==> inputs of v29 <==
==> flow/design.v <==
module convolve #(parameter KERNEL_SIZE = 9,
                  parameter DATA_WIDTH  = 8,
                  parameter KDATA_WIDTH = 8,
                  parameter ACTIVATION  = "RELU")
(
   input  logic                   clk,
   input  logic                   rst,
   input  logic                   en_convolve,
   input  logic [0:KERNEL_SIZE-1] [DATA_WIDTH-1:0] image,
   input  logic [0:KERNEL_SIZE-1][KDATA_WIDTH-1:0] kernel,  
   output logic  [DATA_WIDTH-1:0] feature_map,
   output logic                   feature_out
);
function [DATA_WIDTH-1:0] activation;
   input [DATA_WIDTH+KDATA_WIDTH+$clog2(KERNEL_SIZE)-1:0] weighted_inputs;
   begin
      case(ACTIVATION)
         "RELU": begin
            if (weighted_inputs[DATA_WIDTH+KDATA_WIDTH+$clog2(KERNEL_SIZE)-1]) activation = 0;  
            else activation = weighted_inputs[DATA_WIDTH+KDATA_WIDTH-2-1:KDATA_WIDTH-2];      
         end
         "SIGNUM": begin
            if (weighted_inputs[DATA_WIDTH+KDATA_WIDTH+$clog2(KERNEL_SIZE)-1]) activation = 0;  
            else activation = {DATA_WIDTH{1'b1}};
         end
         default: activation = 'h0;
      endcase
   end
endfunction
function [KDATA_WIDTH-1:0] twos_compl;
   input [KDATA_WIDTH-1:0] kernel;
   twos_compl = (~kernel) + 1;
endfunction
logic en_convolve_q;
logic [0:KERNEL_SIZE-1][DATA_WIDTH+KDATA_WIDTH-1:0] feat_mult_c;
logic [0:KERNEL_SIZE-1][DATA_WIDTH+KDATA_WIDTH-1:0] feat_mult_q;
logic [DATA_WIDTH+KDATA_WIDTH+$clog2(KERNEL_SIZE)-1:0] feature_map_c;
logic [0:KERNEL_SIZE-1][KDATA_WIDTH-1:0] kernel_abs;
always_comb begin
   for (int i=0;i<KERNEL_SIZE; i=i+1) begin
      kernel_abs[i] = kernel[i][KDATA_WIDTH-1] ? twos_compl(kernel[i]) : kernel[i];  
   end
end
always_comb begin
   feat_mult_c = 'h0;
   for (int i=0; i<KERNEL_SIZE; i=i+1) begin
      feat_mult_c[i][DATA_WIDTH+KDATA_WIDTH-1]     = kernel[i][KDATA_WIDTH-1];                 
      feat_mult_c[i][DATA_WIDTH+KDATA_WIDTH-2:0]   = image[i]*kernel_abs[i][KDATA_WIDTH-2:0];  
   end
end
always_comb begin
   feature_map_c = 'h0;
   for (int i=0; i<KERNEL_SIZE; i=i+1) begin
      feature_map_c = feat_mult_q[i][DATA_WIDTH+KDATA_WIDTH-1] ? feature_map_c - feat_mult_q[i][DATA_WIDTH+KDATA_WIDTH-2:0]:  
                                                                 feature_map_c + feat_mult_q[i][DATA_WIDTH+KDATA_WIDTH-2:0];   
   end
end
always_ff@(posedge clk) begin
   en_convolve_q <= en_convolve;
end
always_ff@(posedge clk, negedge rst) begin
   if (~rst) begin
      feat_mult_q <= 'h0;
      feature_map <= 'h0;
      feature_out <= 1'b0;
   end
   else begin
      if (en_convolve) begin
         feat_mult_q <= feat_mult_c;
      end
      if (en_convolve_q) begin
         feature_map <= activation(feature_map_c);  
         feature_out <= 1'b1;
      end else begin
         feature_map <= 'h0;
         feature_out <= 1'b0;
      end
   end
end
endmodule
module conv_layer # (parameter KERNEL_SIZE = 3,
                     parameter IMGCOL      = 8,
                     parameter IMGROW      = 8,
                     parameter DATA_WIDTH  = 8,
                     parameter KDATA_WIDTH = 8,
                     parameter ACTIVATION  = "RELU")
(
   input  logic                   clk,
   input  logic                   rst,
   input  logic [0:IMGROW-1][0:IMGCOL-1][DATA_WIDTH-1:0]  image,
   input  logic [0:KERNEL_SIZE-1][0:KERNEL_SIZE-1][KDATA_WIDTH-1:0] kernel,   
   output logic [0:IMGROW-KERNEL_SIZE][0:IMGCOL-KERNEL_SIZE][DATA_WIDTH-1:0]  conv_out,
   output logic                   layer_done_out
);
localparam PAD_SIZE = (KERNEL_SIZE-1)/2;
logic [0:KERNEL_SIZE*KERNEL_SIZE-1][DATA_WIDTH-1:0]  img_window;
logic [0:KERNEL_SIZE*KERNEL_SIZE-1][KDATA_WIDTH-1:0] ker_window;
logic [$clog2(IMGCOL)-1:0] col;
logic [$clog2(IMGROW+1)-1:0] row;
logic [$clog2(IMGCOL-KERNEL_SIZE):0] out_col;
logic [$clog2(IMGROW-KERNEL_SIZE):0] out_row;
logic en_convolve, layer_conv_done, feature_out;
logic [DATA_WIDTH-1:0]  activated_feature;
always_ff@(posedge clk or negedge rst) begin
   if (~rst) begin
      row <= 'h0;
      col <= 'h0;
      layer_conv_done <= 1'b0;
   end
   else begin
      if (row == IMGROW) begin
         row <= 'h0;
         col <= 'h0;
         layer_conv_done <= 1'b1;
      end else if (col==IMGCOL-1) begin
         row <= row+'h1;
         col <= 'h0;
      end else begin
         col <= col+'h1;
         layer_conv_done <= 1'b0;
      end
   end
end
assign layer_done_out = layer_conv_done;
always_comb begin
   for (int i=0; i<KERNEL_SIZE; i=i+1) begin  
      for (int j=0; j<KERNEL_SIZE; j=j+1) begin   
         ker_window[i*KERNEL_SIZE+j] = kernel[i][j];
      end
   end
end
always_ff@(posedge clk or negedge rst) begin
   if (~rst) begin
      img_window  <= 'h0;
      en_convolve <= 1'b0;
   end else begin
      if (row>PAD_SIZE-1 && row<IMGROW-PAD_SIZE &&   
          col>PAD_SIZE-1 && col<IMGCOL-PAD_SIZE)    
      begin
         en_convolve <= 1'b1;
         for (int i=0; i<KERNEL_SIZE; i=i+1) begin  
            for (int j=0; j<KERNEL_SIZE; j=j+1) begin   
               img_window[i*KERNEL_SIZE+j] <= image[row-PAD_SIZE+i][col-PAD_SIZE+j];
            end
         end
      end else begin
         en_convolve <= 1'b0;
         img_window  <= 'h0;
      end
   end
end
convolve #(
   .KERNEL_SIZE (KERNEL_SIZE*KERNEL_SIZE),
   .DATA_WIDTH  (DATA_WIDTH),
   .KDATA_WIDTH (KDATA_WIDTH),
   .ACTIVATION  (ACTIVATION)
) u_convolve (
   .clk          (clk),
   .rst          (rst),
   .en_convolve  (en_convolve),
   .image        (img_window),
   .kernel       (ker_window),
   .feature_map  (activated_feature),
   .feature_out  (feature_out)
);
always_ff@(posedge clk or negedge rst) begin
   if (~rst) begin
      out_row <= 'h0;
      out_col <= 'h0;
   end
   else if (feature_out || layer_conv_done) begin
      if (out_row == IMGROW-KERNEL_SIZE+1 || layer_conv_done) begin
         out_row <= 'h0;
         out_col <= 'h0;
      end else if (out_col==IMGCOL-KERNEL_SIZE) begin
         out_row <= out_row+'h1;
         out_col <= 'h0;
      end else begin
         out_col <= out_col+'h1;
      end
   end
end
always_ff@(posedge clk or negedge rst) begin
   if (~rst) begin
      conv_out <= 'h0;
   end else if (out_row <= IMGROW-KERNEL_SIZE && out_col <= IMGCOL-KERNEL_SIZE) begin
      conv_out[out_row][out_col] <= activated_feature;
   end
end
endmodule
module conv_top (
   input  logic         clk,
   input  logic         rst,
   input  logic [511:0] image,
   input  logic [71:0]  kernel,
   output logic [287:0] conv_out,
   output logic         layer_done_out
);
logic [0:7][0:7][7:0] image_a;
logic [0:2][0:2][7:0] kernel_a;
logic [0:5][0:5][7:0] conv_out_a;
always_comb begin
   for (int r=0; r<8; r++)
      for (int c=0; c<8; c++)
         image_a[r][c] = image[(r*8+c)*8 +: 8];
   for (int i=0; i<3; i++)
      for (int j=0; j<3; j++)
         kernel_a[i][j] = kernel[(i*3+j)*8 +: 8];
   for (int r=0; r<6; r++)
      for (int c=0; c<6; c++)
         conv_out[(r*6+c)*8 +: 8] = conv_out_a[r][c];
end
conv_layer #(
   .KERNEL_SIZE (3),
   .IMGCOL      (8),
   .IMGROW      (8),
   .DATA_WIDTH  (8),
   .KDATA_WIDTH (8),
   .ACTIVATION  ("RELU")
) u_conv_layer (
   .clk            (clk),
   .rst            (rst),
   .image          (image_a),
   .kernel         (kernel_a),
   .conv_out       (conv_out_a),
   .layer_done_out (layer_done_out)
);
endmodule
==> flow/run.sh <==
#!/bin/bash
# the make line also repeats each setting of config.mk as NAME=value (left out here)
make -C /OpenROAD-flow-scripts/flow DESIGN_CONFIG=/design/flow/config.mk WORK_HOME=/design/flow/orfs CLKGATE_MAP_FILE= finish
==> flow/config.mk <==
export PLATFORM = sky130hd
export DESIGN_NAME = conv_top
export DESIGN_NICKNAME = conv_top
export VERILOG_FILES = /design/flow/design.v
export SDC_FILE = /design/flow/constraint.sdc
export NUM_CORES = 4
export LEC_CHECK = 0
export CAP_MARGIN = 20
export CORE_MARGIN = 2
export CORE_UTILIZATION = 40
export PLACE_DENSITY = 0.6
export SLEW_MARGIN = 20
==> flow/constraint.sdc <==
create_clock -name core_clock -period 10.4 [get_ports {clk}]
set_input_delay 2.0800 -clock core_clock [delete_from_list [all_inputs] [get_ports {clk}]]
set_output_delay 2.0800 -clock core_clock [all_outputs]
set_load 0.01 [all_outputs]
==> v20 (differences from v29) <==
--- a/flow/config.mk
+++ b/flow/config.mk
@@ -8,5 +8,5 @@
 export CAP_MARGIN = 20
 export CORE_MARGIN = 2
-export CORE_UTILIZATION = 40
-export PLACE_DENSITY = 0.6
+export CORE_UTILIZATION = 58
+export SETUP_SLACK_MARGIN = 1.0
 export SLEW_MARGIN = 20
==> flow/constraint.sdc (replaced) <==
create_clock -name core_clock -period 6.62 [get_ports {clk}]
set_input_delay 1.3240 -clock core_clock [delete_from_list [all_inputs] [get_ports {clk}]]
set_output_delay 1.3240 -clock core_clock [all_outputs]
set_load 0.01 [all_outputs]
==> v15 (differences from v29) <==
--- a/flow/config.mk
+++ b/flow/config.mk
@@ -7,6 +7,12 @@
 export LEC_CHECK = 0
 export CAP_MARGIN = 20
+export CELL_PAD_IN_SITES_DETAIL_PLACEMENT = 0
+export CORE_ASPECT_RATIO = 1.29
 export CORE_MARGIN = 2
-export CORE_UTILIZATION = 40
-export PLACE_DENSITY = 0.6
+export CORE_UTILIZATION = 70
+export CTS_CLUSTER_SIZE = 59
+export GPL_ROUTABILITY_DRIVEN = 1
+export MAX_ROUTING_LAYER = met4
+export SETUP_SLACK_MARGIN = 0.27
 export SLEW_MARGIN = 20
+export TNS_END_PERCENT = 85
==> flow/constraint.sdc (replaced) <==
create_clock -name core_clock -period 9.84 [get_ports {clk}]
set_input_delay 1.9680 -clock core_clock [delete_from_list [all_inputs] [get_ports {clk}]]
set_output_delay 1.9680 -clock core_clock [all_outputs]
set_load 0.01 [all_outputs]
==> v6 (differences from v29) <==
--- a/flow/config.mk
+++ b/flow/config.mk
@@ -6,7 +6,11 @@
 export NUM_CORES = 4
 export LEC_CHECK = 0
-export CAP_MARGIN = 20
+export CAP_MARGIN = 5
 export CORE_MARGIN = 2
-export CORE_UTILIZATION = 40
-export PLACE_DENSITY = 0.6
+export CORE_UTILIZATION = 72
+export CTS_CLUSTER_DIAMETER = 363
+export CTS_CLUSTER_SIZE = 97
+export PLACE_DENSITY = 0.38
+export SETUP_SLACK_MARGIN = -0.52
 export SLEW_MARGIN = 20
+export TNS_END_PERCENT = 10
==> flow/constraint.sdc (replaced) <==
create_clock -name core_clock -period 5.31 [get_ports {clk}]
set_input_delay 1.0620 -clock core_clock [delete_from_list [all_inputs] [get_ports {clk}]]
set_output_delay 1.0620 -clock core_clock [all_outputs]
set_load 0.01 [all_outputs]
==> run summary <==
run results: Worst Hold Depth 1, WP depth 53, total negative slack -25090 ps, status failed layout checks, GRT overflow 0, Total GRT Usage 43.9%, final setup fails 8, layout check fault list negative setup slack, setup ws final -3150 ps, die height roughly 330 um
the above is filed under v20

==> run summary <==
run results: GRT overflow 0, Total GRT Usage 27.8%, total negative slack 0 ps, status no timing/DRC/antenna violations, die height 395 um, WP depth between 50 and 60, critical path class register to register, Worst Hold Depth 1, setup ws final roughly 570 ps, final worst path period need around 10000 ps
the above is filed under v29

==> run summary <==
run results: FP Core Util 72.8%, Adders+Majority by Area 20.1%, Commonest flop dfrtp_1, Total GRT Usage 82.8%, die height 295 um, Post-CTS Setup Repair Bufs 42, stop err [ERROR GRT-0116] Global routing finished with congestion. Check the congestion regions in the DRC Viewer., area fraction of the dominant cell type after synthesis 21.7%, Top area cell types dfrtp_1, mux4_2, ha_1, Area after DPL 78200 um2, Registers, synthesis 531, GRT busiest layer met2, Synth async-reset ratio 99.8%, dpl ws -4990 ps, GRT overflow 856, status did not finish, Yosys top cell by instances nand2_1, Halt Stage 5_1_grt
the above is filed under v6

==> run summary <==
run results: post-cts sizing count 122, Halt Stage 5_1_grt, TritonCTS Sinks 531, Registers, synthesis 531, status did not finish, Cells after Synth roughly 6200, Commonest flop dfrtp_1, stop err [ERROR GRT-0232] Routing congestion too high. Check the congestion heatmap in the GUI., TritonCTS Buffers 55, M3 GR Usage 60.0%, GRT overflow 136, yosys stat cell total 6222, Port-buffer cells 874, Total GRT Usage between 70% and 80%
the above is filed under v15

